==> flow/run.sh <==
#!/bin/bash
# the make line also repeats each setting of config.mk as NAME=value (left out here)
make -C /OpenROAD-flow-scripts/flow DESIGN_CONFIG=/design/flow/config.mk WORK_HOME=/design/flow/orfs CLKGATE_MAP_FILE= finish
==> flow/config.mk <==
export PLATFORM = sky130hd
export DESIGN_NAME = Temple
export DESIGN_NICKNAME = Temple
export VERILOG_FILES = /design/flow/design.v
export SDC_FILE = /design/flow/constraint.sdc
export NUM_CORES = 4
export LEC_CHECK = 0
export CAP_MARGIN = 20
export CORE_MARGIN = 2
export CORE_UTILIZATION = 40
export PLACE_DENSITY = 0.6
export SETUP_SLACK_MARGIN = 0.26
export SLEW_MARGIN = 20
==> flow/constraint.sdc <==
create_clock -name core_clock -period 5.54 [get_ports {clk}]
set_input_delay 1.1080 -clock core_clock [delete_from_list [all_inputs] [get_ports {clk}]]
set_output_delay 1.1080 -clock core_clock [all_outputs]
set_load 0.01 [all_outputs]
==> flow/design.v <==
`timescale 1ns / 1ns
`timescale 1ns / 1ns
module alu #(
    parameter DATA_WIDTH = 16
) (
    input [DATA_WIDTH-1:0] data_in1,
    data_in2,
    input [1:0] op,
    output reg [DATA_WIDTH-1:0] data_out,
    output [2:0] flag
);
  reg carry;
  wire zero, neg;
  wire [16:0] data_in1_add, data_in2_add;
  assign data_in1_add = data_in1;
  assign data_in2_add = data_in2;
  always @(*) begin
    case (op)
      2'b00: {carry, data_out} = {1'b0, ~(data_in1 | data_in2)};
      2'b01: {carry, data_out} = data_in1_add + data_in2_add;
      2'b10: {carry, data_out} = {1'b0, data_in1};
      2'b11: {carry, data_out} = {1'b0, (data_in2 >> 1)};
    endcase
  end
  assign zero = ~(|data_out);
  assign neg  = data_out[DATA_WIDTH-1];
  assign flag = {zero, neg, carry};
endmodule
`timescale 1ns / 1ns
module register #(
    parameter N = 16
) (
    input clk,
    rst,
    en,
    input [N-1:0] data_in,
    output reg [N-1:0] data_out
);
  always @(posedge clk, negedge rst) begin
    if (!rst) begin
      data_out <= 0;
    end else begin
      if (en) begin
        data_out <= data_in;
      end
    end
  end
endmodule
`timescale 1ns / 1ns
module registerfile #(
    parameter N = 16,
    M = 5
) (
    input clk,
    en,
    input [N-1:0] wr_data,
    input [M-1:0] addr,
    output [N-1:0] rd_data
);
  reg [N-1:0] mem[(2**M)-1:0];
  assign rd_data = (addr == 29) ? 0 : ( (addr == 30) ? 16'h1 : ( (addr == 31) ? 16'hffff : mem[addr]));
  always @(posedge clk) begin
    if (en) begin
      mem[addr] <= wr_data;
    end
  end
endmodule
`timescale 1ns / 1ns
 `timescale 1ns / 1ns
module state (
    input            clk,
    rst,
    input      [2:0] op,
    output reg [3:0] state,
    input      [2:0] flag
);
  reg [3:0] nextstate;
  reg       br;
  always @(*) begin
    case (state)
      4'b0000: begin
        if (op == 3'b000) begin
          nextstate = 4'b0001;
        end else if (op == 3'b001) begin
          nextstate = 4'b0010;
        end else if (op == 3'b010) begin
          nextstate = 4'b0011;
        end else if (op == 3'b011) begin
          nextstate = 4'b1010;
        end else if (op == 3'b100) begin
          nextstate = 4'b0100;
        end else if (op == 3'b101) begin
          nextstate = 4'b0101;
        end else if (op == 3'b110) begin
          nextstate = 4'b1000;
        end else nextstate = 4'b0111;
      end
      4'b0001: begin
        nextstate = 4'b1010;
      end
      4'b0010: nextstate = 4'b1010;
      4'b0011: nextstate = 4'b1010;
      4'b0100: nextstate = 4'b1010;
      4'b0101: nextstate = 4'b0110;
      4'b0110: nextstate = 4'b1010;
      4'b0111: nextstate = 4'b1010;
      4'b1000:
      if (br) nextstate = 4'b1001;
      else nextstate = 4'b1010;
      4'b1001: nextstate = 4'b0000;
      4'b1010: nextstate = 4'b0000;
      default: nextstate = 4'b0000;
    endcase   
  end
  always @(posedge clk, negedge rst) begin
    if (!rst) begin
      state <= 4'b0000;
    end else begin
      state <= nextstate;
    end
  end
  always @(*) begin
    case (op)
      3'h0: br = 0;
      3'h1: br = flag[0];
      3'h2: br = flag[1];
      3'h3: br = flag[1] | flag[0];
      3'h4: br = flag[2];
      3'h5: br = flag[2] | flag[0];
      3'h6: br = flag[2] | flag[1];
      3'h7: br = 1;
      default: br = 0;
    endcase   
  end   
endmodule   
`timescale 1ns / 1ns
 `timescale 1ns / 1ns
module decode (
    input [2:0] op,
    input [3:0] state,
    output reg [13:0] dec
);
  always @(*) begin
    case (state)
      4'b0000: begin
        if (op == 3'b110) begin
          dec = 14'b1_1_x_x_xx_xx_1_0_0_1_0_0;
        end else if (op == 3'b101) begin
          dec = 14'b1_1_x_x_xx_xx_1_0_0_0_0_0;
        end else if (op == 3'b011) begin
          dec = 14'bx_1_0_x_1x_xx_0_0_1_0_0_0;
        end else begin
          dec = 14'bx_1_x_x_xx_xx_0_0_0_1_0_0;
        end
      end
      4'b0001: dec = 14'bx_1_x_1_xx_00_0_1_0_0_1_0;
      4'b0010: dec = 14'bx_1_x_1_xx_01_0_1_0_0_1_0;
      4'b0011: dec = 14'bx_0_x_0_1x_xx_0_1_0_0_0_0;
      4'b0100: dec = 14'bx_0_x_x_xx_xx_0_0_0_0_0_1;
      4'b0101: dec = 14'b1_1_x_0_00_xx_1_1_0_0_0_0;
      4'b0110: dec = 14'b1_1_x_0_01_xx_0_1_0_0_0_0;
      4'b1000: dec = 14'bx_1_1_x_xx_xx_0_0_1_0_0_0;
      4'b1001: dec = 14'b0_1_x_x_xx_xx_1_0_0_0_0_0;
      4'b0111: dec = 14'bx_1_x_1_xx_11_0_1_0_0_1_0;
      4'b1011: dec = 14'bx_1_0_x_xx_xx_0_0_0_0_0_1;
      4'b1010: dec = 14'b1_1_x_x_xx_xx_1_0_0_0_0_0;
      default: dec = 14'b0;
    endcase
  end
endmodule
`timescale 1ns / 1ns
module Temple #(
    parameter ADDR_WIDTH = 16,
    parameter DATA_WIDTH = 16
) (
    input                   clk,
    rst,
    output [ADDR_WIDTH-1:0] addr,
    input  [          15:0] rd_data,
    output [          15:0] wr_data,
    output                  en
);
  wire [15:0] pc_sel_data, acc_sel_data, reg_sel_data, imm_sel_data;
  wire [15:0] pc_out, add_out, acc_out;
  wire [15:0] regfile_out, rf_out, alu_out;
  wire [2:0] flag_out, alu_flag;
  wire pc_sel, acc_sel, reg_sel, addr_sel;
  wire pc_en, acc_en, regfile_en, flag_en, rf_en;
  wire [1:0] imm_sel, alu_op;
  wire [ 2:0] op;
  wire [ 3:0] state;
  wire [13:0] dec;
  wire [ 4:0] regfile_addr;
  wire [ 7:0] half_imm_data;
  assign {pc_sel,addr_sel,reg_sel,acc_sel,imm_sel[1:0],alu_op[1:0],pc_en,acc_en,regfile_en,rf_en,flag_en,en} = dec;
  state statemachine (
      .clk(clk),
      .rst(rst),
      .op(op),
      .state(state),
      .flag(flag_out)
  );
  decode decode (
      .op(op),
      .state(state),
      .dec(dec)
  );
  register PC (
      .clk(clk),
      .rst(rst),
      .en(pc_en),
      .data_in(pc_sel_data),
      .data_out(pc_out)
  );
  register Acc (
      .clk(clk),
      .rst(rst),
      .en(acc_en),
      .data_in(acc_sel_data),
      .data_out(acc_out)
  );
  register #(
      .N(3)
  ) flag (
      .clk(clk),
      .rst(rst),
      .en(flag_en),
      .data_in(alu_flag),
      .data_out(flag_out)
  );
  register regi (
      .clk(clk),
      .rst(rst),
      .en(rf_en),
      .data_in(regfile_out),
      .data_out(rf_out)
  );
  alu alu (
      .data_in1(rf_out),
      .data_in2(acc_out),
      .op(alu_op),
      .data_out(alu_out),
      .flag(alu_flag)
  );
  registerfile regfile (
      .clk(clk),
      .en(regfile_en),
      .wr_data(reg_sel_data),
      .rd_data(regfile_out),
      .addr(regfile_addr)
  );
  assign pc_sel_data = (pc_sel) ? add_out : rf_out;
  assign add_out = pc_out + 16'h1;
  assign acc_sel_data = (acc_sel) ? alu_out : imm_sel_data;
  assign reg_sel_data = (reg_sel) ? add_out : acc_out;
  assign addr = addr_sel ? {pc_out[15:1], 1'b0} : {rf_out[15:1], 1'b0};
  assign wr_data = acc_out;
  assign op = (pc_out[0]) ? rd_data[15:13] : rd_data[7:5];
  assign regfile_addr = (pc_out[0]) ? rd_data[12:8] : rd_data[4:0];
  assign half_imm_data = (pc_out[0]) ? rd_data[15:8] : rd_data[7:0];
  assign imm_sel_data = (imm_sel[1]) ? rd_data[15:0] : ( (imm_sel[0]) ? {half_imm_data, acc_out[7:0]} : {acc_out[15:8], half_imm_data});
endmodule   
==> flow_summary_export.csv, run 1 <==
group,metric,value,unit
yosys,ys_sh_simple,6.763,%
timing,skew,26.56,ps
final_layout,postLayoutCellArea,0.02767,mm^2
setup_path,arrival,3410,ps
run_status,status,"no timing/DRC/antenna violations",
yosys,top_cell,"edfxtp_1",
timing,worst_pin_slew,1140,ps
power_and_ir_drop,p_sw,4802,uW
power_and_ir_drop,clock_power_share,27.8,%
place,port-buffer-count,49,
routing,drc,0,
power_and_ir_drop,p_clk,3970,uW
setup_path,setup.worst_path.start,"statemachine.state[3]$_DFF_PN0_",
timing,worst_slack,1020,ps
routing,num_vias,14013,
routing,wl_per_cell,26.20,um
routing,antennaDiodeCount,0,
timing,drv_slew,0,
yosys,mux_share,11.94,%
setup_path,worstSetupEndpointType,"output port",
setup_path,ff2ff_path_depth,6,
yosys,synth_warnings,6,
setup_path,required,4430,ps
yosys,aoi_share,7.752,%
flow_run,maxCapViolations,0,
place,dp_cells,2317,
global_route,grt_overflow,0,
yosys,synth_cell_types,71,
routing,dr.first_iter.drc_count,1343,
clock_network,root_buffer,"clkbuf_16",
yosys,ys_seq_share,68.63,%
place,gp_congestion,0.9013,
setup_path,cp_top_family,"simple AND/OR/NAND/NOR gates",
yosys,yosys.area.top_type,"edfxtp_1",
place,dp_slack,1170,ps
timing,relSlewSlack,23.96,%
timing,setup_tns,0,ps
timing,rsz0062_at_grt,"no",
clock_network,htreeDepth,2,
global_route,antenna_found_initial,0,
clock_network,ctsResizeCount,0,
clock_network,cts_buffers,57,
setup_path,critPathLaunchType,"flop",
yosys,ys_cells,1505,
yosys,flop_cell,"edfxtp_1",
setup_path,worst-path-buf-inv,2,
place,post_dp_cell_area,0.02571,mm^2
die,rows,89,
die,core_region_area,0.05924,mm^2
worst_hold_path,min_to,"statemachine.state[0]$_DFF_PN1_",
power_and_ir_drop,power_density,515.1,mW/mm^2
place,dp_hpwl,40800,um
timing,fin_crit_sh,81.60,%
power_and_ir_drop,p_comb_share,31.7,%
yosys,ys_ff,560,
setup_path,crit_cells,6,
setup_path,cp_cell_sequence,"or3_1 -> nor2_1 -> nand3_1 -> buf_4 -> o21ai_0 -> clkdlybuf4s50_1",
clock_network,cts_hold_buf,0,
routing,ant_nets,0,
yosys,syn_nets,1557,
yosys,netlist_area,0.02405,mm^2
global_route,grt_max_degree,63,
global_route,track_usage,20.50,%
die,dieArea,0.06210,mm^2
worst_hold_path,worst_hold_path.num_cells,1,
clock_network,clkTransAtPathRegs,60,ps
routing,drtPass1Iterations,8,
yosys,ys_top_cells_by_count,"498 x edfxtp_1, 115 x mux4_2, 108 x nand2_1",
clock_network,cts_tree,"yes",
final_layout,areaGrowthSynthToFinish,15.06,%
power_and_ir_drop,p_leak,0.009216,uW
setup_path,slowest_delay,650,ps
global_route,grt_pass1_wl,94320,um
timing,fin_crit,4520,ps
clock_network,cts_buffer_depth,3,
setup_path,reg2reg_from,"PC.data_out[0]$_DFFE_PN0P_",
yosys,syn_avg_cell_area,15.98,um^2
setup_path,cp-endpoint,"addr[9]",
die,fp_util,40.60,%
timing,hold_slack,473.9,ps
routing,wl,63470,um
power_and_ir_drop,powerSeq,5770,uW
global_route,grt_pass1_vias,13897,
die,die_h,249.2,um
die,io_pins,51,
yosys,async_flop_share,11.07,%
final_layout,nFillCells,5077,
power_and_ir_drop,netSwitchingFraction,33.69,%
power_and_ir_drop,p_int,9453,uW
clock_network,cts_setup_buffers,0,
setup_path,r2r_slack,2000,ps
yosys,ys_area,0.02405,mm^2
setup_path,worstSetupPathType,"reg2out",
yosys,synthTopLogicFamily,"multiplexers",
timing,finalHoldViolations,0,
setup_path,cp_max_fo,24,
timing,max_freq,0.2212,GHz
yosys,top_area_share,62.18,%
yosys,ys_sh_adder,1.800,%
worst_hold_path,min_from,"statemachine.state[7]$_DFF_PN0_",
setup_path,rr_endpoint,"regi.data_out[10]$_DFFE_PN0P_",
clock_network,cts.sinks,560,
yosys,ys_sh_xor,0.6555,%
worst_hold_path,hp-class,"reg2reg",
power_and_ir_drop,power_leader,"registers",
power_and_ir_drop,p_comb,4510,uW
die,chipWidth,249.2,um
timing,setup_viol,0,
flow_run,warnings,42,
yosys,synthTopCellsByArea,"edfxtp_1 62%, mux4_2 11%, dfrtp_1 6.3%",
power_and_ir_drop,power.ir.vdd_worst,257.0,uV
yosys,synth_cells,1505,
clock_network,clock_latency,620,ps
setup_path,cpMaxStageDelayCell,"or3_1",
routing,viasPerCell,5.783,
power_and_ir_drop,sequentialPowerShare,40.5,%
final_layout,final_cells,2423,
yosys,edf_count,498,
final_layout,final_nets,1655,
-- layer usage --
metal | GRT usage, % | routed length, um
met2 | 33.30 | 30390
met5 | 0 | 0
met3 | 3.009 | 4314
met4 | 7.728 | 2340
met1 | 28.11 | 26430
-- layout make-up --
| class | count | area, um^2 | share of cell area, % |
|---|---|---|---|
| clock inverters | 22 | 319.1 | 1.153 |
| flip-flops and latches | 560 | 16510 | 59.66 |
| inverters | 38 | 142.6 | 0.5154 |
| well taps | 773 | 967.2 | 3.495 |
| repair buffers | 120 | 1044 | 3.771 |
| clock buffers | 84 | 1639 | 5.923 |
| multi-input cells | 826 | 7053 | 25.49 |
-- stage by stage --
stage	total power [uW]	util, %
after floorplan	8527	-
after global placement	10300	43.40
after detailed placement	10390	43.40
after CTS	14350	46.71
after global routing	14900	46.71
final	14250	46.71
==> inputs of run 2 (changes only) <==
Settings changed: ABC_AREA set to 1, CORE_UTILIZATION 40 to 72, CTS_CLUSTER_DIAMETER set to 384, SETUP_SLACK_MARGIN 0.26 to 0.38.
Clock period 5.54 ns to 3.08 ns, I/O delays scaled along.
==> flow_summary_export.csv, run 2 <==
group,metric,value,unit
die,core_region_area,0.03345,mm^2
yosys,ys_ff,571,
final_layout,final_nets,2286,
yosys,edf_count,509,
timing,skew,48.19,ps
yosys,ys_cells,2054,
yosys,synth_warnings,6,
setup_path,worstSetupEndpointType,"output port",
power_and_ir_drop,p_clk,7130,uW
setup_path,r2r_slack,300,ps
yosys,ys_top_cells_by_count,"569 x nand2_1, 509 x edfxtp_1, 226 x a22oi_1",
setup_path,crit_cells,7,
setup_path,cp_max_fo,7,
setup_path,slowest_delay,410,ps
clock_network,cts_tree,"yes",
power_and_ir_drop,powerSeq,10300,uW
flow_run,warnings,47,
power_and_ir_drop,power_leader,"combinational logic",
timing,rsz0062_at_grt,"yes",
die,fp_util,73.08,%
clock_network,cts_buffers,54,
routing,num_vias,18825,
final_layout,fin_util,86.10,%
global_route,grt_pass1_vias,18037,
setup_path,worst-path-buf-inv,2,
timing,relSlewSlack,26.76,%
yosys,synth_cell_types,51,
yosys,flop_cell,"edfxtp_1",
setup_path,cp_cell_sequence,"or2_4 -> nor3_4 -> nand3_4 -> buf_6 -> nand2_1 -> o21ai_4 -> clkdlybuf4s15_2",
routing,dr.first_iter.drc_count,3341,
flow_run,maxCapViolations,0,
die,dieArea,0.03544,mm^2
clock_network,cts.sinks,571,
global_route,track_usage,41.75,%
final_layout,final_cells,2725,
yosys,ys_area,0.02444,mm^2
yosys,syn_nets,2106,
power_and_ir_drop,netSwitchingFraction,39.23,%
clock_network,cts_buffer_depth,3,
setup_path,ff2ff_path_depth,16,
final_layout,nFillCells,1561,
yosys,ys_seq_share,68.88,%
setup_path,critPathLaunchType,"flop",
timing,setup_viol,0,
die,chipWidth,188.3,um
power_and_ir_drop,sequentialPowerShare,35.2,%
clock_network,clkTransAtPathRegs,60,ps
place,port-buffer-count,49,
setup_path,arrival,2190,ps
yosys,ys_sh_simple,13.85,%
power_and_ir_drop,power.ir.vdd_worst,868.3,uV
global_route,antenna_found_initial,2,
routing,antennaDiodeCount,0,
global_route,grt_overflow,0,
run_status,status,"no timing/DRC/antenna violations",
setup_path,setup.worst_path.start,"statemachine.state[4]$_DFF_PN0_",
yosys,netlist_area,0.02444,mm^2
place,dp_cells,2609,
power_and_ir_drop,p_int,17780,uW
worst_hold_path,hp-class,"in2async",
timing,drv_slew,0,
power_and_ir_drop,p_comb_share,40.4,%
routing,wl_per_cell,28.12,um
die,die_h,188.3,um
timing,max_freq,0.3568,GHz
routing,ant_nets,0,
die,io_pins,51,
setup_path,reg2reg_from,"PC.data_out[0]$_DFFE_PN0P_",
yosys,ys_sh_xor,0.4658,%
power_and_ir_drop,p_comb,11800,uW
yosys,ys_sh_adder,1.771,%
timing,fin_crit_sh,90.99,%
setup_path,cpMaxStageDelayCell,"dfrtp_1",
clock_network,clock_latency,640,ps
yosys,mux_share,0,%
routing,wl,76640,um
setup_path,cp-endpoint,"addr[2]",
setup_path,rr_endpoint,"regi.data_out[4]$_DFFE_PN0P_",
yosys,synthTopLogicFamily,"simple AND/OR/NAND/NOR gates",
yosys,yosys.area.top_type,"edfxtp_1",
yosys,top_cell,"nand2_1",
routing,drtPass1Iterations,7,
power_and_ir_drop,p_sw,11480,uW
timing,fin_crit,2803,ps
setup_path,required,2460,ps
power_and_ir_drop,p_leak,0.01111,uW
routing,viasPerCell,6.908,
clock_network,root_buffer,"clkbuf_16",
yosys,syn_avg_cell_area,11.90,um^2
setup_path,worstSetupPathType,"reg2out",
routing,drc,0,
power_and_ir_drop,clock_power_share,24.4,%
yosys,synthTopCellsByArea,"edfxtp_1 63%, nand2_1 8.7%, a22oi_1 6.9%",
place,gp_congestion,0.9525,
die,rows,67,
global_route,grt_pass1_wl,109200,um
timing,finalHoldViolations,0,
power_and_ir_drop,power_density,1016,mW/mm^2
global_route,grt_max_degree,44,
clock_network,htreeDepth,2,
yosys,aoi_share,10.96,%
yosys,async_flop_share,10.86,%
yosys,top_area_share,62.53,%
yosys,synth_cells,2054,
final_layout,areaGrowthSynthToFinish,17.81,%
place,dp_hpwl,43780,um
setup_path,cp_top_family,"simple AND/OR/NAND/NOR gates",
timing,worst_pin_slew,1099,ps
-- run 2: metal layers --
| layer | routed length [um] | vias to the layer above | GRT usage [%] | share of wire (%) |
|---|---|---|---|---|
| met5 | 22 | - | 0 | 0.029 |
| met4 | 5281 | 4 | 21.17 | 6.9 |
| met3 | 11080 | 418 | 9.015 | 14 |
| met2 | 35240 | 1868 | 65.87 | 46 |
| met1 | 25010 | 8828 | 55.77 | 33 |
| li1 | - | 7707 | - | - |
-- run 2: stage by stage --
stage	TNS [ps]	setup slack [ps]	hold WS [ps]	area (um^2)	power, uW
CTS	0	323.7	407.0	28530	28100
floorplan	0	292.3	320.4	24450	16270
global route	0	230.4	447.6	28800	30080
global placement	-86.01	-86.01	456.2	26440	20380
detailed placement	-166.5	-143.4	452.7	26450	20610
finish	0	277.5	425.8	28800	29250
-- run 2: cell type report --
class	instances	area [um^2]	area share [%]
clock buffer	61	1388	4.818
clock inverter	38	493.0	1.712
inverter	134	513.0	1.781
multi-input combinational	1262	6905	23.98
sequential	571	16840	58.48
tap	448	560.5	1.946
timing repair buffer	211	2098	7.286
-- run 2: what timing repair did --
action / CTS / global route
pin swaps: 3 / 5
gates cloned: 3 / 5
resized: 104 / 31
hold buffers: 1 / 0
endpoints found under the hold margin: 7 / 0
setup endpoints to repair: 84 / 161
setup buffers: 4 / 4
==> inputs of run 3 (changes only) <==
Settings changed: ABC_AREA 1 to 0, CAP_MARGIN 20 to 5, CORE_ASPECT_RATIO set to 0.92, CTS_CLUSTER_DIAMETER 384 to unset, CTS_CLUSTER_SIZE set to 41, GPL_ROUTABILITY_DRIVEN set to 0, MIN_ROUTING_LAYER set to met1, PLACE_DENSITY 0.6 to unset, PLACE_DENSITY_LB_ADDON set to 0.0, SETUP_SLACK_MARGIN 0.38 to unset, SLEW_MARGIN 20 to 25, TNS_END_PERCENT set to 65.
Clock period 3.08 ns to 3.1 ns, I/O delays scaled along.
==> flow_summary_export.csv, run 3 <==
group,metric,value,unit
setup_path,slowest_delay,1010,ps
timing,max_freq,0.3135,GHz
place,port-buffer-count,49,
clock_network,cts_buffers,52,
yosys,ys_area,0.02405,mm^2
power_and_ir_drop,clock_power_share,25.1,%
setup_path,cp_cell_sequence,"buf_6 -> mux2i_4 -> or2_1 -> nor2_2 -> buf_4 -> o21ai_1 -> nor2_1 -> buf_12",
yosys,netlist_area,0.02405,mm^2
clock_network,ctsResizeCount,32,
flow_run,warnings,43,
yosys,top_cell,"edfxtp_1",
clock_network,clkTransAtPathRegs,70,ps
timing,hold_slack,36.92,ps
clock_network,cts_tree,"yes",
timing,drv_slew,0,
die,die_h,179.3,um
global_route,grt_max_degree,63,
setup_path,cpMaxStageDelayCell,"o21ai_1",
routing,drtPass1Iterations,11,
routing,wl_per_cell,36.25,um
clock_network,clock_latency,620,ps
power_and_ir_drop,power_leader,"registers",
yosys,ys_ff,560,
clock_network,cts_setup_buffers,0,
setup_path,worstSetupEndpointType,"flop",
timing,worst_slack,-89.90,ps
timing,relSlewSlack,10.64,%
flow_run,maxCapViolations,0,
final_layout,nFillCells,1306,
setup_path,worstSetupPathType,"reg2reg",
setup_path,r2r_slack,-90,ps
yosys,ys_top_cells_by_count,"498 x edfxtp_1, 115 x mux4_2, 108 x nand2_1",
power_and_ir_drop,powerSeq,10100,uW
final_layout,areaGrowthSynthToFinish,18.21,%
place,post_dp_cell_area,0.02660,mm^2
die,core_region_area,0.03307,mm^2
power_and_ir_drop,power_density,944.3,mW/mm^2
die,io_pins,51,
run_status,so_faults,"setup timing",
yosys,flop_cell,"edfxtp_1",
yosys,synth_cells,1505,
yosys,edf_count,498,
yosys,synth_warnings,6,
clock_network,cts_hold_buf,0,
global_route,grt_overflow,0,
yosys,synth_cell_types,71,
setup_path,cp-endpoint,"regfile.mem[1][8]$_DFFE_PP_",
yosys,ys_sh_simple,6.763,%
power_and_ir_drop,p_leak,0.009853,uW
die,dieArea,0.03488,mm^2
routing,viasPerCell,7.759,
global_route,antenna_found_initial,5,
clock_network,cts_buffer_depth,3,
power_and_ir_drop,power.ir.vdd_worst,660.7,uV
timing,skew,64.38,ps
timing,finalHoldViolations,0,
routing,dr.first_iter.drc_count,3076,
yosys,ys_cells,1505,
setup_path,reg2reg_from,"PC.data_out[0]$_DFFE_PN0P_",
yosys,synthTopLogicFamily,"multiplexers",
clock_network,cts.sinks,560,
setup_path,worst-path-buf-inv,3,
setup_path,rr_endpoint,"regfile.mem[1][8]$_DFFE_PP_",
yosys,top_area_share,62.18,%
die,chipWidth,194.5,um
global_route,track_usage,46.79,%
power_and_ir_drop,p_comb,9960,uW
yosys,async_flop_share,11.07,%
power_and_ir_drop,p_int,17020,uW
setup_path,setup.worst_path.start,"PC.data_out[0]$_DFFE_PN0P_",
timing,fin_crit,3190,ps
die,fp_util,72.72,%
yosys,ys_seq_share,68.63,%
timing,setup_viol,89,
setup_path,required,3460,ps
power_and_ir_drop,p_sw,9824,uW
setup_path,arrival,3550,ps
global_route,grt_pass1_wl,114000,um
setup_path,crit_cells,8,
clock_network,htreeDepth,2,
yosys,syn_nets,1557,
yosys,aoi_share,7.752,%
final_layout,postLayoutCellArea,0.02843,mm^2
global_route,grt_pass1_vias,16118,
timing,rsz0062_at_grt,"no",
yosys,ys_sh_xor,0.6555,%
place,dp_hpwl,44910,um
yosys,mux_share,11.94,%
power_and_ir_drop,p_comb_share,37.1,%
power_and_ir_drop,sequentialPowerShare,37.8,%
yosys,yosys.area.top_type,"edfxtp_1",
final_layout,final_nets,1763,
run_status,status,"complete, but fails checks",
setup_path,ff2ff_path_depth,8,
routing,num_vias,16931,
routing,wl,79110,um
routing,drc,0,
power_and_ir_drop,p_clk,6740,uW
timing,fin_crit_sh,102.9,%
worst_hold_path,hp-class,"in2async",
setup_path,critPathLaunchType,"flop",
yosys,ys_sh_adder,1.800,%
timing,setup_tns,-3485,ps
setup_path,cp_max_fo,18,
clock_network,root_buffer,"clkbuf_16",
die,rows,64,
setup_path,cp_top_family,"AND-OR/OR-AND gates",
routing,ant_nets,0,
yosys,synthTopCellsByArea,"edfxtp_1 62%, mux4_2 11%, dfrtp_1 6.3%",
yosys,syn_avg_cell_area,15.98,um^2
power_and_ir_drop,netSwitchingFraction,36.59,%
timing,worst_pin_slew,1331,ps
[run 3: per-layer routing]
layer | vias up | global-route usage [%] | routed length (um) | part of all wire [%]
li1 | 6356 | - | - | -
met1 | 8178 | 60.07 | 25550 | 32
met2 | 1902 | 69.06 | 34370 | 43
met3 | 489 | 16.67 | 12210 | 15
met4 | 6 | 30.26 | 6941 | 8.8
met5 | - | 1.235 | 31 | 0.039
[run 3: per-stage QoR]
stage / std cells / util, % / worst slack, ps / total power, uW
final: 2182 / 85.97 / -89.90 / 26850
after global routing: 2180 / 85.95 / 3.470 / 27410
after CTS: 2179 / 85.74 / 19.50 / 26190
after detailed placement: 2085 / 80.43 / -395.8 / 19300
after global placement: 2085 / 80.43 / -295.2 / 19030
after floorplan: 1505 / - / -25.81 / 15240
[run 3: cell type report]
class | count | area (um^2) | share of cell area, %
Timing Repair Buffer | 233 | 2384 | 8.384
Inverter | 38 | 142.6 | 0.5017
Clock inverter | 33 | 405.4 | 1.426
Antenna cell | 2 | 5.005 | 0.01760
Tap cell | 429 | 536.8 | 1.888
Sequential cell | 560 | 16510 | 58.06
Clock buffer | 61 | 1335 | 4.696
Multi-Input combinational cell | 826 | 7116 | 25.03
==> inputs of run 4 (changes only) <==
Settings changed: CORE_UTILIZATION 72 to 71, CTS_CLUSTER_DIAMETER set to 390, SETUP_SLACK_MARGIN set to 0.88.
==> flow_summary_export.csv, run 4 <==
group,metric,value,unit
yosys,ys_sh_simple,6.763,%
die,fp_util,72.20,%
yosys,ys_area,0.02405,mm^2
yosys,top_area_share,62.18,%
yosys,synth_cells,1505,
die,io_pins,51,
yosys,ys_ff,560,
clock_network,cts_buffers,17,
yosys,ys_sh_xor,0.6555,%
clock_network,root_buffer,"clkbuf_16",
yosys,ys_top_cells_by_count,"498 x edfxtp_1, 115 x mux4_2, 108 x nand2_1",
run_status,flow.stopped_at,"5_1_grt",
die,chipWidth,195.9,um
place,dp_hpwl,42710,um
run_status,status,"did not finish",
yosys,ys_cells,1505,
yosys,aoi_share,7.752,%
yosys,syn_nets,1557,
yosys,synth_cell_types,71,
die,dieArea,0.03536,mm^2
yosys,syn_avg_cell_area,15.98,um^2
place,port-buffer-count,49,
yosys,yosys.area.top_type,"edfxtp_1",
die,die_h,180.5,um
die,rows,64,
yosys,synth_warnings,6,
yosys,synthTopCellsByArea,"edfxtp_1 62%, mux4_2 11%, dfrtp_1 6.3%",
yosys,synthTopLogicFamily,"multiplexers",
clock_network,htreeDepth,1,
clock_network,cts_buffer_depth,3,
yosys,async_flop_share,11.07,%
yosys,edf_count,498,
place,dp_slack,-310.7,ps
yosys,ys_sh_adder,1.800,%
yosys,mux_share,11.94,%
clock_network,cts.sinks,560,
yosys,top_cell,"edfxtp_1",
yosys,netlist_area,0.02405,mm^2
yosys,flop_cell,"edfxtp_1",
yosys,ys_seq_share,68.63,%
die,core_region_area,0.03331,mm^2
## run 4: stage by stage
step / instances / util [%] / area [um^2] / total power, uW
4_1_cts: 2186 / 86.03 / 28660 / 24310
2_1_floorplan: 1505 / - / 24360 / 15470
3_3_place_gp: 2078 / 80.43 / 26790 / 19070
3_5_place_dp: 2078 / 80.43 / 26790 / 19320
## run 4: timing repair
item	CTS
setup endpoints to repair	805
hold buffers	1
endpoints found under the hold margin	13
resized	205
setup buffers	63
pin swaps	43
cloned	14
==> inputs of run 5 (changes only) <==
Settings changed: CELL_PAD_IN_SITES_GLOBAL_PLACEMENT set to 1, CORE_ASPECT_RATIO 0.92 to 0.81, CORE_MARGIN 2 to 4, CORE_UTILIZATION 71 to 36, CTS_CLUSTER_DIAMETER 390 to unset, CTS_CLUSTER_SIZE 41 to unset, MIN_ROUTING_LAYER met1 to met2, PLACE_DENSITY_LB_ADDON 0.0 to 0.09, SETUP_SLACK_MARGIN 0.88 to unset, SLEW_MARGIN 25 to 35, TNS_END_PERCENT 65 to 20.
Clock period 3.1 ns to 6.35 ns, I/O delays scaled along.
==> flow_summary_export.csv, run 5 <==
group,metric,value,unit
clock_network,clkTransAtPathRegs,60,ps
yosys,syn_avg_cell_area,15.98,um^2
routing,drtPass1Iterations,8,
yosys,synth_cell_types,71,
routing,viasPerCell,7.368,
die,io_pins,51,
power_and_ir_drop,power.ir.vdd_worst,220.0,uV
worst_hold_path,worst_hold_path.num_cells,1,
yosys,top_area_share,62.18,%
yosys,synthTopCellsByArea,"edfxtp_1 62%, mux4_2 11%, dfrtp_1 6.3%",
clock_network,clock_latency,630,ps
yosys,yosys.area.top_type,"edfxtp_1",
power_and_ir_drop,power_density,462.6,mW/mm^2
timing,setup_tns,0,ps
worst_hold_path,min_to,"statemachine.state[0]$_DFF_PN1_",
clock_network,htreeDepth,2,
clock_network,cts_buffer_depth,3,
routing,ant_nets,0,
final_layout,final_nets,1668,
power_and_ir_drop,clock_power_share,26.0,%
place,dp_hpwl,49840,um
clock_network,ctsResizeCount,0,
place,port-buffer-count,49,
global_route,grt_pass1_vias,21394,
timing,drv_slew,0,
yosys,synth_warnings,6,
power_and_ir_drop,powerSeq,5120,uW
yosys,ys_sh_adder,1.800,%
power_and_ir_drop,p_int,8075,uW
yosys,top_cell,"edfxtp_1",
setup_path,cp_max_fo,30,
final_layout,seq_area,0.01651,mm^2
die,die_h,240.6,um
timing,skew,22.10,ps
routing,drc,0,
die,fp_util,36.67,%
clock_network,cts_setup_buffers,0,
yosys,async_flop_share,11.07,%
setup_path,cp_cell_sequence,"or3_1 -> nor2_1 -> nand3_2 -> o21ai_0 -> clkdlybuf4s50_1",
yosys,edf_count,498,
setup_path,arrival,4150,ps
yosys,syn_nets,1557,
setup_path,worst-path-buf-inv,1,
timing,rsz0062_at_grt,"no",
setup_path,ff2ff_path_depth,10,
routing,wl_per_cell,30.48,um
timing,finalHoldViolations,0,
global_route,grt_max_degree,82,
global_route,track_usage,32.02,%
power_and_ir_drop,power.total,12870,uW
routing,wl,77260,um
setup_path,worstSetupEndpointType,"output port",
timing,fin_crit,5423,ps
yosys,ys_sh_simple,6.763,%
yosys,netlist_area,0.02405,mm^2
setup_path,cpMaxStageDelayCell,"or3_1",
setup_path,rr_endpoint,"flag.data_out[2]$_DFFE_PN0P_",
final_layout,areaGrowthSynthToFinish,15.72,%
die,core_region_area,0.06558,mm^2
setup_path,r2r_slack,2090,ps
yosys,ys_ff,560,
setup_path,setup.worst_path.start,"statemachine.state[3]$_DFF_PN0_",
yosys,ys_top_cells_by_count,"498 x edfxtp_1, 115 x mux4_2, 108 x nand2_1",
die,rows,84,
setup_path,slowest_delay,820,ps
setup_path,worstSetupPathType,"reg2out",
global_route,grt_pass1_wl,109300,um
timing,max_freq,0.1844,GHz
power_and_ir_drop,p_leak,0.009215,uW
yosys,synth_cells,1505,
yosys,aoi_share,7.752,%
setup_path,required,5080,ps
yosys,synthTopLogicFamily,"multiplexers",
timing,setup_viol,0,
setup_path,crit_cells,5,
clock_network,cts.sinks,560,
clock_network,root_buffer,"clkbuf_16",
worst_hold_path,hp-class,"reg2reg",
yosys,flop_cell,"edfxtp_1",
final_layout,nFillCells,6013,
power_and_ir_drop,netSwitchingFraction,37.27,%
setup_path,cp-endpoint,"addr[8]",
run_status,status,"no timing/DRC/antenna violations",
clock_network,cts_hold_buf,0,
power_and_ir_drop,p_comb,4410,uW
worst_hold_path,min_from,"statemachine.state[7]$_DFF_PN0_",
timing,relSlewSlack,17.63,%
power_and_ir_drop,p_sw,4799,uW
power_and_ir_drop,p_clk,3350,uW
die,chipWidth,295.2,um
final_layout,mi_logic_area,0.007127,mm^2
clock_network,cts_buffers,57,
yosys,mux_share,11.94,%
power_and_ir_drop,power_leader,"registers",
yosys,ys_cells,1505,
routing,num_vias,18679,
setup_path,critPathLaunchType,"flop",
yosys,ys_sh_xor,0.6555,%
timing,worst_pin_slew,1236,ps
setup_path,cp_top_family,"simple AND/OR/NAND/NOR gates",
yosys,ys_area,0.02405,mm^2
timing,fin_crit_sh,85.40,%
yosys,ys_seq_share,68.63,%
global_route,grt_overflow,0,
power_and_ir_drop,p_comb_share,34.3,%
power_and_ir_drop,sequentialPowerShare,39.7,%
die,dieArea,0.07103,mm^2
flow_run,maxCapViolations,0,
flow_run,warnings,43,
global_route,antenna_found_initial,0,
setup_path,reg2reg_from,"Acc.data_out[3]$_DFFE_PN0P_",
routing,dr.first_iter.drc_count,2674,
clock_network,cts_tree,"yes",
-- run 5: per-layer routing --
layer	wire length [um]	part of all wire, %	vias to the layer above	global-route usage [%]
met4	2973	3.8	32	4.683
met5	1029	1.3	-	20.44
met1	0	0	6394	-
met3	37630	49	351	49.62
met2	35620	46	5756	32.90
li1	-	-	6146	-
-- run 5: stage by stage --
| step | utilization, % | instances | area (um^2) | hold WS (ps) | worst slack [ps] |
|---|---|---|---|---|---|
| floorplan | - | 1505 | 24050 | 433.4 | 2938 |
| global placement | 39.45 | 2410 | 25870 | 467.5 | 1272 |
| detailed placement | 39.57 | 2413 | 25950 | 465.2 | 1568 |
| CTS | 42.29 | 2518 | 27740 | 480.0 | 1146 |
| global route | 42.39 | 2522 | 27800 | 509.0 | 804.1 |
| finish | 42.44 | 2535 | 27830 | 483.0 | 927.1 |
-- run 5: area by class of cell --
class                      count  share of cell area (%)
antenna                       13                  0.1169
clock buffer                  82                   5.606
clock inverter                23                  0.8137
inverter                      38                  0.5125
multi-input combinational    826                   25.61
sequential                   560                   59.31
tap                          860                   3.866
timing repair buffer         133                   4.163
==> inputs of run 6 (changes only) <==
Settings changed: ABC_AREA 0 to unset, CAP_MARGIN 5 to 20, CELL_PAD_IN_SITES_GLOBAL_PLACEMENT 1 to unset, CORE_ASPECT_RATIO 0.81 to unset, CORE_MARGIN 4 to 2, CORE_UTILIZATION 36 to 68, CTS_CLUSTER_SIZE set to 36, GPL_ROUTABILITY_DRIVEN 0 to unset, MIN_ROUTING_LAYER met2 to unset, PLACE_DENSITY_LB_ADDON 0.09 to unset, SLEW_MARGIN 35 to 20, TNS_END_PERCENT 20 to 5.
Clock period 6.35 ns to 5.59 ns, I/O delays scaled along.
==> flow_summary_export.csv, run 6 <==
group,metric,value,unit
power_and_ir_drop,p_clk,3880,uW
yosys,syn_nets,1557,
power_and_ir_drop,power_density,522.8,mW/mm^2
timing,worst_pin_slew,1123,ps
yosys,netlist_area,0.02405,mm^2
yosys,ys_sh_xor,0.6555,%
yosys,synthTopCellsByArea,"edfxtp_1 62%, mux4_2 11%, dfrtp_1 6.3%",
global_route,antenna_found_initial,1,
yosys,synthTopLogicFamily,"multiplexers",
yosys,syn_avg_cell_area,15.98,um^2
yosys,synth_cell_types,71,
worst_hold_path,worst_hold_path.num_cells,1,
clock_network,htreeDepth,2,
setup_path,r2r_slack,1680,ps
die,chipWidth,192.1,um
yosys,ys_sh_adder,1.800,%
clock_network,root_buffer,"clkbuf_16",
run_status,status,"no timing/DRC/antenna violations",
setup_path,cp_max_fo,30,
routing,wl_per_cell,32.72,um
setup_path,reg2reg_from,"PC.data_out[0]$_DFFE_PN0P_",
place,port-buffer-count,49,
worst_hold_path,hp-class,"reg2reg",
yosys,ys_top_cells_by_count,"498 x edfxtp_1, 115 x mux4_2, 108 x nand2_1",
setup_path,worstSetupPathType,"reg2out",
yosys,synth_warnings,6,
final_layout,fin_util,78.51,%
clock_network,cts_setup_buffers,0,
yosys,async_flop_share,11.07,%
clock_network,clkTransAtPathRegs,60,ps
die,fp_util,69.28,%
yosys,flop_cell,"edfxtp_1",
yosys,mux_share,11.94,%
power_and_ir_drop,p_int,9324,uW
yosys,top_area_share,62.18,%
flow_run,maxCapViolations,0,
timing,fin_crit,4937,ps
power_and_ir_drop,powerSeq,5750,uW
timing,worst_slack,653.3,ps
global_route,grt_pass1_wl,99790,um
setup_path,cp-endpoint,"addr[1]",
setup_path,slowest_delay,720,ps
routing,wl,68840,um
routing,drc,0,
die,dieArea,0.03689,mm^2
routing,dr.first_iter.drc_count,2467,
timing,fin_crit_sh,88.31,%
yosys,top_cell,"edfxtp_1",
yosys,edf_count,498,
worst_hold_path,min_to,"statemachine.state[0]$_DFF_PN1_",
setup_path,rr_endpoint,"regfile.mem[18][14]$_DFFE_PP_",
clock_network,ctsResizeCount,0,
power_and_ir_drop,power.ir.vdd_worst,514.7,uV
die,io_pins,51,
power_and_ir_drop,sequentialPowerShare,40.4,%
clock_network,cts_buffer_depth,3,
timing,drv_slew,0,
final_layout,mi_logic_area,0.007079,mm^2
setup_path,cp_top_family,"simple AND/OR/NAND/NOR gates",
setup_path,worst-path-buf-inv,1,
final_layout,areaGrowthSynthToFinish,13.31,%
worst_hold_path,min_from,"statemachine.state[7]$_DFF_PN0_",
yosys,ys_cells,1505,
final_layout,final_nets,1654,
power_and_ir_drop,power_leader,"registers",
die,die_h,192.1,um
yosys,ys_ff,560,
routing,num_vias,15165,
timing,relSlewSlack,24.99,%
place,dp_slack,1321,ps
die,core_region_area,0.03471,mm^2
power_and_ir_drop,p_leak,0.009197,uW
routing,ant_nets,0,
place,gp_congestion,0.9545,
clock_network,clock_latency,620,ps
clock_network,cts_tree,"yes",
power_and_ir_drop,p_sw,4923,uW
setup_path,critPathLaunchType,"flop",
final_layout,seq_area,0.01651,mm^2
setup_path,cpMaxStageDelayCell,"nand3_1",
timing,skew,31.37,ps
setup_path,crit_cells,5,
power_and_ir_drop,netSwitchingFraction,34.56,%
setup_path,setup.worst_path.start,"statemachine.state[3]$_DFF_PN0_",
yosys,ys_seq_share,68.63,%
clock_network,cts_hold_buf,0,
global_route,grt_max_degree,63,
die,rows,68,
yosys,ys_area,0.02405,mm^2
setup_path,required,4470,ps
clock_network,cts.sinks,560,
routing,drtPass1Iterations,6,
place,dp_hpwl,41950,um
setup_path,arrival,3820,ps
timing,max_freq,0.2026,GHz
yosys,ys_sh_simple,6.763,%
timing,setup_tns,0,ps
yosys,yosys.area.top_type,"edfxtp_1",
timing,setup_viol,0,
yosys,synth_cells,1505,
yosys,aoi_share,7.752,%
power_and_ir_drop,clock_power_share,27.3,%
power_and_ir_drop,p_comb_share,32.4,%
global_route,grt_pass1_vias,14773,
setup_path,worstSetupEndpointType,"output port",
global_route,track_usage,38.76,%
power_and_ir_drop,p_comb,4610,uW
flow_run,warnings,44,
final_layout,nFillCells,1855,
clock_network,cts_buffers,53,
global_route,grt_overflow,0,
setup_path,ff2ff_path_depth,8,
routing,viasPerCell,7.208,
timing,finalHoldViolations,0,
timing,rsz0062_at_grt,"no",
setup_path,cp_cell_sequence,"or3_1 -> nor2_1 -> nand3_1 -> o21ai_0 -> clkdlybuf4s50_1",
-- run 6: area by class of cell --
type | count | share of cell area (%)
Multi-Input combinational cell | 826 | 25.98
Antenna cell | 2 | 0.01836
Tap cell | 455 | 2.089
Clock buffer | 63 | 5.119
Inverter | 38 | 0.5234
Sequential cell | 560 | 60.57
Clock inverter | 37 | 1.791
Timing Repair Buffer | 123 | 3.912
-- run 6: layer usage --
layer  track usage, %  vias up  wire [um]
met5                0        -          9
met4            17.79        2       3635
met3            9.684      219       8083
met2            59.29     1223      32030
met1            53.58     7591      25080
li1                 -     6130          -
-- run 6: stage by stage --
step           cells  cell area [um^2]  hold slack [ps]  power [uW]
5_1_grt         2102             27250            482.4       14690
6_report        2104             27250            460.1       14250
3_5_place_dp    2002             25360            443.9       10270
2_1_floorplan   1505             24050            433.4        8451
4_1_cts         2102             27240            458.7       14150
3_3_place_gp    2002             25360            453.3       10190
==> inputs of run 7 (changes only) <==
Settings changed: ABC_AREA set to 1, CORE_UTILIZATION 68 to 72, CTS_CLUSTER_DIAMETER set to 394, CTS_CLUSTER_SIZE 36 to 10, PLACE_DENSITY set to 0.6, TNS_END_PERCENT 5 to unset.
Clock period 5.59 ns to 3.77 ns, I/O delays scaled along.
==> flow_summary_export.csv, run 7 <==
group,metric,value,unit
timing,rsz0062_at_grt,"no",
setup_path,critPathLaunchType,"flop",
yosys,aoi_share,10.96,%
die,core_region_area,0.03345,mm^2
power_and_ir_drop,power.ir.vdd_worst,512.1,uV
power_and_ir_drop,p_leak,0.01065,uW
routing,ant_nets,0,
yosys,ys_area,0.02444,mm^2
yosys,ys_sh_adder,1.771,%
timing,finalHoldViolations,0,
routing,drc,0,
clock_network,cts_buffer_depth,3,
setup_path,slowest_delay,630,ps
routing,top_layer,"met5",
global_route,grt_overflow,0,
place,port-buffer-count,49,
die,io_pins,51,
yosys,edf_count,509,
die,rows,67,
timing,max_freq,0.2712,GHz
setup_path,required,3020,ps
flow_run,maxCapViolations,0,
routing,wl_per_cell,26.49,um
power_and_ir_drop,p_comb_share,37.6,%
timing,skew,33.69,ps
setup_path,worstSetupEndpointType,"output port",
yosys,syn_nets,2106,
yosys,yosys.area.top_type,"edfxtp_1",
setup_path,cp-endpoint,"addr[3]",
clock_network,cts_setup_buffers,0,
yosys,async_flop_share,10.86,%
setup_path,cp_max_fo,30,
power_and_ir_drop,p_sw,8752,uW
setup_path,cpMaxStageDelayCell,"clkdlybuf4s50_1",
routing,num_vias,17861,
setup_path,cp_top_family,"buffers and inverters",
global_route,antenna_found_initial,1,
yosys,synthTopLogicFamily,"simple AND/OR/NAND/NOR gates",
clock_network,cts_buffers,67,
yosys,netlist_area,0.02444,mm^2
routing,wl,70570,um
timing,setup_viol,0,
yosys,syn_avg_cell_area,11.90,um^2
yosys,ys_cells,2054,
yosys,ys_sh_simple,13.85,%
clock_network,cts_tree,"yes",
die,die_h,188.3,um
clock_network,htreeDepth,3,
routing,antennaDiodeCount,0,
global_route,grt_pass1_wl,106200,um
die,fp_util,73.08,%
flow_run,warnings,44,
yosys,synth_cell_types,51,
power_and_ir_drop,p_clk,5760,uW
power_and_ir_drop,power_density,813.8,mW/mm^2
timing,relSlewSlack,19.86,%
yosys,ys_seq_share,68.88,%
timing,fin_crit,3688,ps
worst_hold_path,hp-class,"in2async",
yosys,mux_share,0,%
clock_network,clkTransAtPathRegs,60,ps
yosys,top_cell,"nand2_1",
clock_network,root_buffer,"clkbuf_16",
setup_path,reg2reg_from,"PC.data_out[0]$_DFFE_PN0P_",
power_and_ir_drop,clock_power_share,25.4,%
power_and_ir_drop,sequentialPowerShare,37.0,%
routing,viasPerCell,6.705,
yosys,synth_cells,2054,
routing,met3_wirelength,8607,um
routing,wl_met1,25030,um
final_layout,final_nets,2246,
setup_path,r2r_slack,450,ps
power_and_ir_drop,netSwitchingFraction,38.57,%
timing,setup_tns,0,ps
global_route,track_usage,40.78,%
setup_path,arrival,2930,ps
routing,drtPass1Iterations,6,
place,gp_congestion,0.9550,
power_and_ir_drop,power_leader,"combinational logic",
final_layout,nFillCells,1651,
power_and_ir_drop,powerSeq,8410,uW
routing,dr.first_iter.drc_count,2923,
yosys,ys_top_cells_by_count,"569 x nand2_1, 509 x edfxtp_1, 226 x a22oi_1",
die,chipWidth,188.3,um
setup_path,rr_endpoint,"regfile.mem[11][14]$_DFFE_PP_",
power_and_ir_drop,p_int,13940,uW
run_status,status,"no timing/DRC/antenna violations",
yosys,synth_warnings,6,
timing,worst_slack,82.24,ps
setup_path,setup.worst_path.start,"statemachine.state[4]$_DFF_PN0_",
yosys,top_area_share,62.53,%
setup_path,cp_cell_sequence,"or2_2 -> nor3_1 -> nand3_1 -> buf_4 -> o21ai_0 -> clkdlybuf4s50_1",
yosys,synthTopCellsByArea,"edfxtp_1 63%, nand2_1 8.7%, a22oi_1 6.9%",
yosys,flop_cell,"edfxtp_1",
clock_network,clock_latency,610,ps
timing,fin_crit_sh,97.82,%
setup_path,worst-path-buf-inv,2,
setup_path,ff2ff_path_depth,12,
clock_network,cts.sinks,571,
timing,drv_slew,0,
global_route,grt_pass1_vias,17690,
place,dp_slack,257.0,ps
yosys,ys_ff,571,
final_layout,areaGrowthSynthToFinish,14.08,%
setup_path,worstSetupPathType,"reg2out",
routing,wl_met2,32760,um
timing,worst_pin_slew,1202,ps
die,dieArea,0.03544,mm^2
place,dp_hpwl,43440,um
setup_path,crit_cells,6,
power_and_ir_drop,p_comb,8530,uW
global_route,grt_max_degree,90,
yosys,ys_sh_xor,0.4658,%
-- run 7: metal layers --
metal  vias to the layer above  GRT usage, %
li1                       7610             -
met1                      8494         54.71
met2                      1477         63.85
met3                       278         8.624
met4                         2         21.62
met5                         -             0
-- run 7: metrics by stage --
| stage | hold slack (ps) | util [%] | cell area, um^2 | total power (uW) | instances |
|---|---|---|---|---|---|
| 2_1_floorplan | 428.4 | - | 24440 | 13290 | 2054 |
| 3_3_place_gp | 460.2 | 77.74 | 26000 | 16420 | 2573 |
| 3_5_place_dp | 459.3 | 77.77 | 26010 | 16610 | 2573 |
| 4_1_cts | 358.2 | 83.37 | 27890 | 22400 | 2664 |
| 5_1_grt | 397.6 | 83.37 | 27890 | 23520 | 2664 |
| 6_report | 346.4 | 83.37 | 27890 | 22690 | 2664 |
-- run 7: area by class of cell --
cell class | count | area, um^2 | share of cell area [%]
repair buffers | 158 | 1391 | 4.989
inverters | 134 | 510.5 | 1.831
clock buffers | 86 | 1812 | 6.497
multi-input cells | 1262 | 6711 | 24.07
clock inverters | 5 | 62.56 | 0.2243
flip-flops and latches | 571 | 16840 | 60.38
well taps | 448 | 560.5 | 2.010
-- run 7: timing repair --
action,CTS,global route
gates resized,0,2
hold buffers,0,0
endpoints found under the setup margin,0,2
==> inputs of run 8 (changes only) <==
Settings changed: ABC_AREA 1 to 0, CORE_ASPECT_RATIO set to 0.92, CTS_CLUSTER_DIAMETER 394 to 390, CTS_CLUSTER_SIZE 10 to 41, GPL_ROUTABILITY_DRIVEN set to 0, MIN_ROUTING_LAYER set to met1, PLACE_DENSITY 0.6 to unset, PLACE_DENSITY_LB_ADDON set to 0.0, SETUP_SLACK_MARGIN set to 0.79, SLEW_MARGIN 20 to 40, TNS_END_PERCENT set to 65.
Clock period 3.77 ns to 3.1 ns, I/O delays scaled along.
==> flow_summary_export.csv, run 8 <==
group,metric,value,unit
run_status,status,"did not finish",
run_status,flow.stopped_at,"5_1_grt",
run_status,error,"[ERROR GRT-0232] Routing congestion too high. Check the congestion heatmap in the GUI.",
yosys,synthTopLogicFamily,"multiplexers",
yosys,netlist_area,0.02405,mm^2
yosys,flop_cell,"edfxtp_1",
yosys,syn_nets,1557,
yosys,ys_sh_adder,1.800,%
yosys,top_cell,"edfxtp_1",
yosys,ys_sh_simple,6.763,%
die,dieArea,0.03488,mm^2
clock_network,cts_buffer_depth,3,
die,chipWidth,194.5,um
yosys,syn_avg_cell_area,15.98,um^2
yosys,synth_warnings,6,
yosys,top_area_share,62.18,%
place,dp_cells,2081,
yosys,synthTopCellsByArea,"edfxtp_1 62%, mux4_2 11%, dfrtp_1 6.3%",
yosys,ys_top_cells_by_count,"498 x edfxtp_1, 115 x mux4_2, 108 x nand2_1",
yosys,synth_cell_types,71,
die,rows,64,
yosys,yosys.area.top_type,"edfxtp_1",
yosys,aoi_share,7.752,%
die,core_region_area,0.03307,mm^2
yosys,ys_cells,1505,
place,port-buffer-count,49,
clock_network,cts_buffers,17,
die,die_h,179.3,um
die,fp_util,72.72,%
die,io_pins,51,
yosys,edf_count,498,
yosys,ys_area,0.02405,mm^2
place,dp_hpwl,45220,um
clock_network,htreeDepth,1,
clock_network,cts.sinks,560,
clock_network,root_buffer,"clkbuf_16",
yosys,ys_seq_share,68.63,%
yosys,mux_share,11.94,%
global_route,track_usage,104.2,%
yosys,synth_cells,1505,
global_route,grt_overflow,2464,
yosys,ys_sh_xor,0.6555,%
yosys,ys_ff,560,
yosys,async_flop_share,11.07,%
-- run 8: timing repair --
action | CTS
gates cloned | 27
setup buffers | 84
gates resized | 311
pin swaps | 73
hold endpoints to repair | 10
hold buffers | 1
setup endpoints to repair | 781
-- run 8: layer usage --
| layer | GRT overflow | GRT usage, % |
|---|---|---|
| met1 | 169 | 96.73 |
| met5 | 26 | 82.99 |
| met2 | 1488 | 120.4 |
| met4 | 579 | 111.9 |
| met3 | 202 | 92.27 |
-- run 8: per-stage QoR --
stage | total power [uW] | worst slack (ps) | TNS [ps] | instance area, um^2 | hold WS (ps)
2_1_floorplan | 15480 | 494.4 | 0 | 24340 | 324.4
3_3_place_gp | 19090 | -270.5 | -1571 | 26830 | 459.4
3_5_place_dp | 19570 | -365.3 | -2504 | 26920 | 457.9
4_1_cts | 25220 | 255.3 | 0 | 29670 | 436.7
==> inputs of run 9 (changes only) <==
Settings changed: ABC_AREA 0 to unset, CELL_PAD_IN_SITES_GLOBAL_PLACEMENT set to 1, CORE_ASPECT_RATIO 0.92 to 0.93, CORE_MARGIN 2 to 8, CORE_UTILIZATION 72 to 40, CTS_CLUSTER_DIAMETER 390 to unset, CTS_CLUSTER_SIZE 41 to unset, GPL_TIMING_DRIVEN set to 1, MIN_ROUTING_LAYER met1 to met2, PLACE_DENSITY set to 0.6, PLACE_DENSITY_LB_ADDON 0.0 to unset, SETUP_SLACK_MARGIN 0.79 to unset, SLEW_MARGIN 40 to 20, TNS_END_PERCENT 65 to unset.
Clock period 3.1 ns to 7.86 ns, I/O delays scaled along.
==> flow_summary_export.csv, run 9 <==
group,metric,value,unit
yosys,top_area_share,62.18,%
yosys,yosys.area.top_type,"edfxtp_1",
setup_path,cp_max_fo,30,
yosys,netlist_area,0.02405,mm^2
power_and_ir_drop,power.ir.vdd_worst,240.0,uV
clock_network,cts.sinks,560,
timing,skew,16.83,ps
place,post_dp_cell_area,0.02566,mm^2
timing,rsz0062_at_grt,"no",
die,core_region_area,0.05940,mm^2
power_and_ir_drop,sequentialPowerShare,39.7,%
routing,dr.first_iter.drc_count,3059,
clock_network,cts_tree,"yes",
power_and_ir_drop,p_sw,3708,uW
power_and_ir_drop,p_clk,2830,uW
flow_run,warnings,42,
setup_path,crit_cells,5,
yosys,ys_top_cells_by_count,"498 x edfxtp_1, 115 x mux4_2, 108 x nand2_1",
clock_network,cts_buffers,58,
routing,drc,0,
setup_path,arrival,3720,ps
die,die_h,252.5,um
setup_path,critPathLaunchType,"flop",
yosys,ys_sh_simple,6.763,%
setup_path,worst-path-buf-inv,1,
worst_hold_path,min_to,"statemachine.state[0]$_DFF_PN1_",
timing,finalHoldViolations,0,
yosys,synthTopCellsByArea,"edfxtp_1 62%, mux4_2 11%, dfrtp_1 6.3%",
worst_hold_path,hp-class,"reg2reg",
place,dp_cells,2326,
yosys,ys_sh_xor,0.6555,%
global_route,antenna_found_initial,0,
worst_hold_path,min_from,"statemachine.state[7]$_DFF_PN0_",
clock_network,root_buffer,"clkbuf_16",
yosys,aoi_share,7.752,%
clock_network,ctsResizeCount,0,
setup_path,reg2reg_from,"PC.data_out[0]$_DFFE_PN0P_",
global_route,grt_pass1_wl,99880,um
yosys,mux_share,11.94,%
yosys,top_cell,"edfxtp_1",
die,chipWidth,270.3,um
routing,wl_per_cell,28.03,um
clock_network,cts_hold_buf,0,
die,fp_util,40.49,%
setup_path,slowest_delay,730,ps
yosys,async_flop_share,11.07,%
timing,drv_slew,0,
setup_path,cp-endpoint,"addr[15]",
yosys,syn_avg_cell_area,15.98,um^2
setup_path,cp_top_family,"simple AND/OR/NAND/NOR gates",
yosys,ys_cells,1505,
setup_path,worstSetupPathType,"reg2out",
global_route,track_usage,29.55,%
power_and_ir_drop,p_comb,3380,uW
routing,drtPass1Iterations,7,
die,io_pins,51,
yosys,ys_seq_share,68.63,%
routing,viasPerCell,7.469,
yosys,synthTopLogicFamily,"multiplexers",
timing,setup_tns,0,ps
setup_path,worstSetupEndpointType,"output port",
power_and_ir_drop,power_density,372.7,mW/mm^2
global_route,grt_overflow,0,
flow_run,maxCapViolations,0,
final_layout,areaGrowthSynthToFinish,14.93,%
setup_path,cp_cell_sequence,"or3_1 -> nor2_1 -> nand3_2 -> o21ai_0 -> clkdlybuf4s50_1",
routing,ant_nets,0,
setup_path,required,6290,ps
yosys,edf_count,498,
setup_path,setup.worst_path.start,"statemachine.state[10]$_DFF_PN0_",
power_and_ir_drop,p_int,6595,uW
power_and_ir_drop,power_leader,"registers",
clock_network,clkTransAtPathRegs,70,ps
clock_network,cts_buffer_depth,3,
yosys,ys_area,0.02405,mm^2
final_layout,final_cells,2442,
place,port-buffer-count,49,
place,dp_hpwl,42170,um
yosys,synth_cell_types,71,
power_and_ir_drop,p_leak,0.009161,uW
yosys,synth_cells,1505,
power_and_ir_drop,netSwitchingFraction,35.99,%
power_and_ir_drop,clock_power_share,27.5,%
setup_path,ff2ff_path_depth,7,
setup_path,rr_endpoint,"regi.data_out[7]$_DFFE_PN0P_",
run_status,status,"no timing/DRC/antenna violations",
worst_hold_path,worst_hold_path.num_cells,1,
yosys,flop_cell,"edfxtp_1",
global_route,grt_max_degree,71,
setup_path,cpMaxStageDelayCell,"dfrtp_1",
power_and_ir_drop,powerSeq,4100,uW
final_layout,postLayoutCellArea,0.02764,mm^2
timing,fin_crit,5293,ps
timing,max_freq,0.1889,GHz
die,rows,86,
global_route,grt_pass1_vias,20873,
setup_path,r2r_slack,3780,ps
routing,num_vias,18239,
timing,setup_viol,0,
timing,worst_pin_slew,1157,ps
final_layout,final_nets,1649,
die,dieArea,0.06823,mm^2
clock_network,clock_latency,640,ps
clock_network,cts_setup_buffers,0,
yosys,synth_warnings,6,
power_and_ir_drop,power.total,10300,uW
yosys,syn_nets,1557,
clock_network,htreeDepth,2,
timing,relSlewSlack,22.89,%
routing,wl,68440,um
yosys,ys_ff,560,
power_and_ir_drop,p_comb_share,32.8,%
yosys,ys_sh_adder,1.800,%
timing,fin_crit_sh,67.34,%
run 9: metrics by stage:
step | setup slack (ps) | util, % | hold WS (ps)
after global placement | 2773 | 43.20 | 441.8
after global routing | 2316 | 46.49 | 482.8
after CTS | 2258 | 46.44 | 469.3
after floorplan | 4146 | - | 433.4
final | 2567 | 46.54 | 474.6
after detailed placement | 2777 | 43.20 | 450.1
run 9: per-layer routing:
metal  part of all wire [%]  track usage, %
met4                    5.6           4.939
met5                    1.1           11.02
met2                     50           34.34
met1                      0               -
met3                     44           40.98
run 9: area by class of cell:
cell class                      count  area [um^2]
Antenna cell                       10        25.02
Clock buffer                       64         1474
Inverter                           38        142.6
Multi-Input combinational cell    826         7076
Clock inverter                     39        447.9
Tap cell                          792        991.0
Timing Repair Buffer              113        978.4
Fill cell                        5150        31760
Sequential cell                   560        16510
==> inputs of run 10 (changes only) <==
Settings changed: ABC_AREA set to 0, CAP_MARGIN 20 to 5, CELL_PAD_IN_SITES_GLOBAL_PLACEMENT 1 to unset, CORE_ASPECT_RATIO 0.93 to 0.92, CORE_MARGIN 8 to 2, CORE_UTILIZATION 40 to 72, CTS_CLUSTER_SIZE set to 27, GPL_TIMING_DRIVEN 1 to unset, MIN_ROUTING_LAYER met2 to met1, PLACE_DENSITY 0.6 to unset, PLACE_DENSITY_LB_ADDON set to 0.0, SETUP_SLACK_MARGIN set to 0.96, SLEW_MARGIN 20 to 25, TNS_END_PERCENT set to 10.
Clock period 7.86 ns to 3.39 ns, I/O delays scaled along.
==> flow_summary_export.csv, run 10 <==
group,metric,value,unit
run_status,status,"did not finish",
run_status,flow.stopped_at,"5_1_grt",
run_status,error,"[ERROR GRT-0232] Routing congestion too high. Check the congestion heatmap in the GUI.",
yosys,ys_top_cells_by_count,"498 x edfxtp_1, 115 x mux4_2, 108 x nand2_1",
yosys,syn_nets,1557,
yosys,flop_cell,"edfxtp_1",
yosys,top_area_share,62.18,%
yosys,ys_area,0.02405,mm^2
die,dieArea,0.03488,mm^2
yosys,mux_share,11.94,%
die,die_h,179.3,um
clock_network,cts_buffer_depth,3,
place,port-buffer-count,49,
yosys,ys_sh_adder,1.800,%
yosys,ys_cells,1505,
yosys,synth_cell_types,71,
yosys,yosys.area.top_type,"edfxtp_1",
clock_network,htreeDepth,2,
yosys,synthTopCellsByArea,"edfxtp_1 62%, mux4_2 11%, dfrtp_1 6.3%",
clock_network,root_buffer,"clkbuf_16",
yosys,edf_count,498,
yosys,synth_cells,1505,
global_route,grt_overflow,172,
clock_network,cts.sinks,560,
yosys,aoi_share,7.752,%
place,post_dp_cell_area,0.02622,mm^2
yosys,top_cell,"edfxtp_1",
yosys,async_flop_share,11.07,%
yosys,ys_ff,560,
yosys,ys_seq_share,68.63,%
die,core_region_area,0.03307,mm^2
die,chipWidth,194.5,um
place,dp_slack,-145.0,ps
yosys,synthTopLogicFamily,"multiplexers",
clock_network,cts_buffers,52,
die,rows,64,
global_route,track_usage,75.55,%
die,fp_util,72.72,%
yosys,synth_warnings,6,
yosys,ys_sh_simple,6.763,%
die,io_pins,51,
yosys,syn_avg_cell_area,15.98,um^2
yosys,ys_sh_xor,0.6555,%
yosys,netlist_area,0.02405,mm^2
place,dp_hpwl,41600,um
## run 10: repair_timing
action / CTS
gates resized: 161
cloned: 13
buffers inserted: 50
pin swaps: 17
endpoints found under the hold margin: 11
endpoints found under the setup margin: 677
hold buffers: 1
## run 10: per-stage QoR
step | utilization [%] | power (uW) | instances
after floorplan | - | 14000 | 1505
after global placement | 79.28 | 17110 | 2047
after detailed placement | 79.28 | 17300 | 2047
after CTS | 88.25 | 25260 | 2206
## run 10: per-layer routing
| metal | track usage [%] | GRT overflow |
|---|---|---|
| met1 | 76.17 | 4 |
| met2 | 90.91 | 81 |
| met3 | 61.51 | 14 |
| met4 | 75.03 | 70 |
| met5 | 32.92 | 3 |
==> inputs of run 11 (changes only) <==
Settings changed: CORE_UTILIZATION 72 to 71, CTS_CLUSTER_SIZE 27 to 41, PLACE_DENSITY set to 0.54, PLACE_DENSITY_LB_ADDON 0.0 to unset, SETUP_SLACK_MARGIN 0.96 to unset, TNS_END_PERCENT 10 to 65.
==> flow_summary_export.csv, run 11 <==
group,metric,value,unit
run_status,status,"no timing/DRC/antenna violations",
final_layout,final_nets,1721,
setup_path,worstSetupEndpointType,"output port",
setup_path,cpMaxStageDelayCell,"clkdlybuf4s50_1",
setup_path,cp_top_family,"buffers and inverters",
setup_path,critPathLaunchType,"flop",
clock_network,clkTransAtPathRegs,60,ps
final_layout,fin_util,84.20,%
final_layout,postLayoutCellArea,0.02805,mm^2
yosys,aoi_share,7.752,%
timing,finalHoldViolations,0,
timing,relSlewSlack,39.16,%
global_route,grt_pass1_vias,15689,
routing,wl,73260,um
clock_network,cts_buffer_depth,3,
power_and_ir_drop,sequentialPowerShare,38.0,%
power_and_ir_drop,p_int,15790,uW
clock_network,root_buffer,"clkbuf_16",
die,chipWidth,195.9,um
power_and_ir_drop,power.ir.vdd_worst,567.8,uV
setup_path,crit_cells,6,
routing,num_vias,16134,
routing,drc,0,
clock_network,cts.sinks,560,
clock_network,cts_tree,"yes",
yosys,yosys.area.top_type,"edfxtp_1",
timing,worst_pin_slew,905.6,ps
timing,max_freq,0.2980,GHz
timing,rsz0062_at_grt,"yes",
global_route,antenna_found_initial,1,
setup_path,rr_endpoint,"regfile.mem[5][14]$_DFFE_PP_",
yosys,mux_share,11.94,%
power_and_ir_drop,netSwitchingFraction,35.19,%
setup_path,cp_cell_sequence,"or3_1 -> nor2_1 -> nand3_1 -> buf_6 -> o21ai_1 -> clkdlybuf4s50_1",
timing,drv_slew,0,
global_route,grt_overflow,0,
flow_run,warnings,45,
setup_path,setup.worst_path.start,"statemachine.state[6]$_DFF_PN0_",
routing,dr.first_iter.drc_count,2676,
die,dieArea,0.03536,mm^2
power_and_ir_drop,p_comb_share,35.7,%
yosys,ys_sh_adder,1.800,%
yosys,ys_ff,560,
yosys,synthTopLogicFamily,"multiplexers",
clock_network,htreeDepth,2,
routing,wl_per_cell,34.25,um
setup_path,arrival,2680,ps
yosys,synth_cell_types,71,
routing,ant_nets,0,
power_and_ir_drop,power_density,868.7,mW/mm^2
global_route,grt_max_degree,57,
global_route,grt_pass1_wl,107700,um
power_and_ir_drop,p_sw,8574,uW
timing,fin_crit_sh,98.99,%
yosys,synth_cells,1505,
worst_hold_path,hp-class,"in2async",
yosys,ys_sh_xor,0.6555,%
power_and_ir_drop,clock_power_share,26.3,%
setup_path,worst-path-buf-inv,2,
setup_path,slowest_delay,590,ps
die,io_pins,51,
routing,viasPerCell,7.543,
setup_path,cp_max_fo,30,
power_and_ir_drop,p_clk,6410,uW
yosys,top_cell,"edfxtp_1",
global_route,track_usage,42.71,%
power_and_ir_drop,p_comb,8710,uW
yosys,ys_cells,1505,
timing,skew,22.31,ps
yosys,top_area_share,62.18,%
power_and_ir_drop,power_leader,"registers",
place,port-buffer-count,49,
yosys,ys_sh_simple,6.763,%
yosys,netlist_area,0.02405,mm^2
timing,setup_viol,0,
place,post_dp_cell_area,0.02613,mm^2
final_layout,areaGrowthSynthToFinish,16.62,%
die,rows,64,
place,dp_hpwl,42650,um
flow_run,maxCapViolations,0,
power_and_ir_drop,p_leak,0.009631,uW
yosys,synth_warnings,6,
setup_path,required,2710,ps
die,fp_util,72.20,%
yosys,ys_top_cells_by_count,"498 x edfxtp_1, 115 x mux4_2, 108 x nand2_1",
yosys,synthTopCellsByArea,"edfxtp_1 62%, mux4_2 11%, dfrtp_1 6.3%",
yosys,async_flop_share,11.07,%
routing,drtPass1Iterations,8,
clock_network,cts_setup_buffers,0,
yosys,syn_avg_cell_area,15.98,um^2
die,die_h,180.5,um
clock_network,cts_buffers,52,
power_and_ir_drop,powerSeq,9250,uW
setup_path,worstSetupPathType,"reg2out",
setup_path,ff2ff_path_depth,9,
yosys,flop_cell,"edfxtp_1",
clock_network,clock_latency,600,ps
setup_path,cp-endpoint,"addr[10]",
yosys,edf_count,498,
yosys,syn_nets,1557,
yosys,ys_area,0.02405,mm^2
timing,fin_crit,3356,ps
setup_path,r2r_slack,300,ps
yosys,ys_seq_share,68.63,%
setup_path,reg2reg_from,"PC.data_out[0]$_DFFE_PN0P_",
die,core_region_area,0.03331,mm^2
## run 11: final cells by class
type,count,area (um^2)
Antenna cell,1,2.502
Clock buffer,60,1353
Clock inverter,34,496.7
Fill cell,1475,5264
Inverter,38,142.6
Multi-Input combinational cell,826,7077
Sequential cell,560,16510
Tap cell,429,536.8
Timing Repair Buffer,191,1933
## run 11: repair_timing
item | 4_1_cts | 5_1_grt
hold buffers | 1 | 0
hold endpoints to repair | 6 | 0
resized | 8 | 10
setup endpoints to repair | 8 | 14
## run 11: metrics by stage
stage	cells	setup TNS, ps	hold WS [ps]	power, uW	setup slack (ps)
after floorplan	1505	0	382.4	13940	195.0
after global placement	2042	0	456.9	17290	83.18
after detailed placement	2042	0	458.5	17470	135.7
after CTS	2137	0	444.8	23950	3.456
after global routing	2138	-1.375	474.2	24980	-1.375
final	2139	0	447.1	24370	34.19
## run 11: routing by layer
layer / part of all wire, % / track usage, % / vias to the layer above
li1: - / - / 6263
met1: 33 / 57.92 / 7929
met2: 46 / 66.19 / 1587
met3: 15 / 11.73 / 355
met4: 6.3 / 19.12 / 0
met5: 0 / 0 / -
Power is estimated from default activity; no workload was simulated.
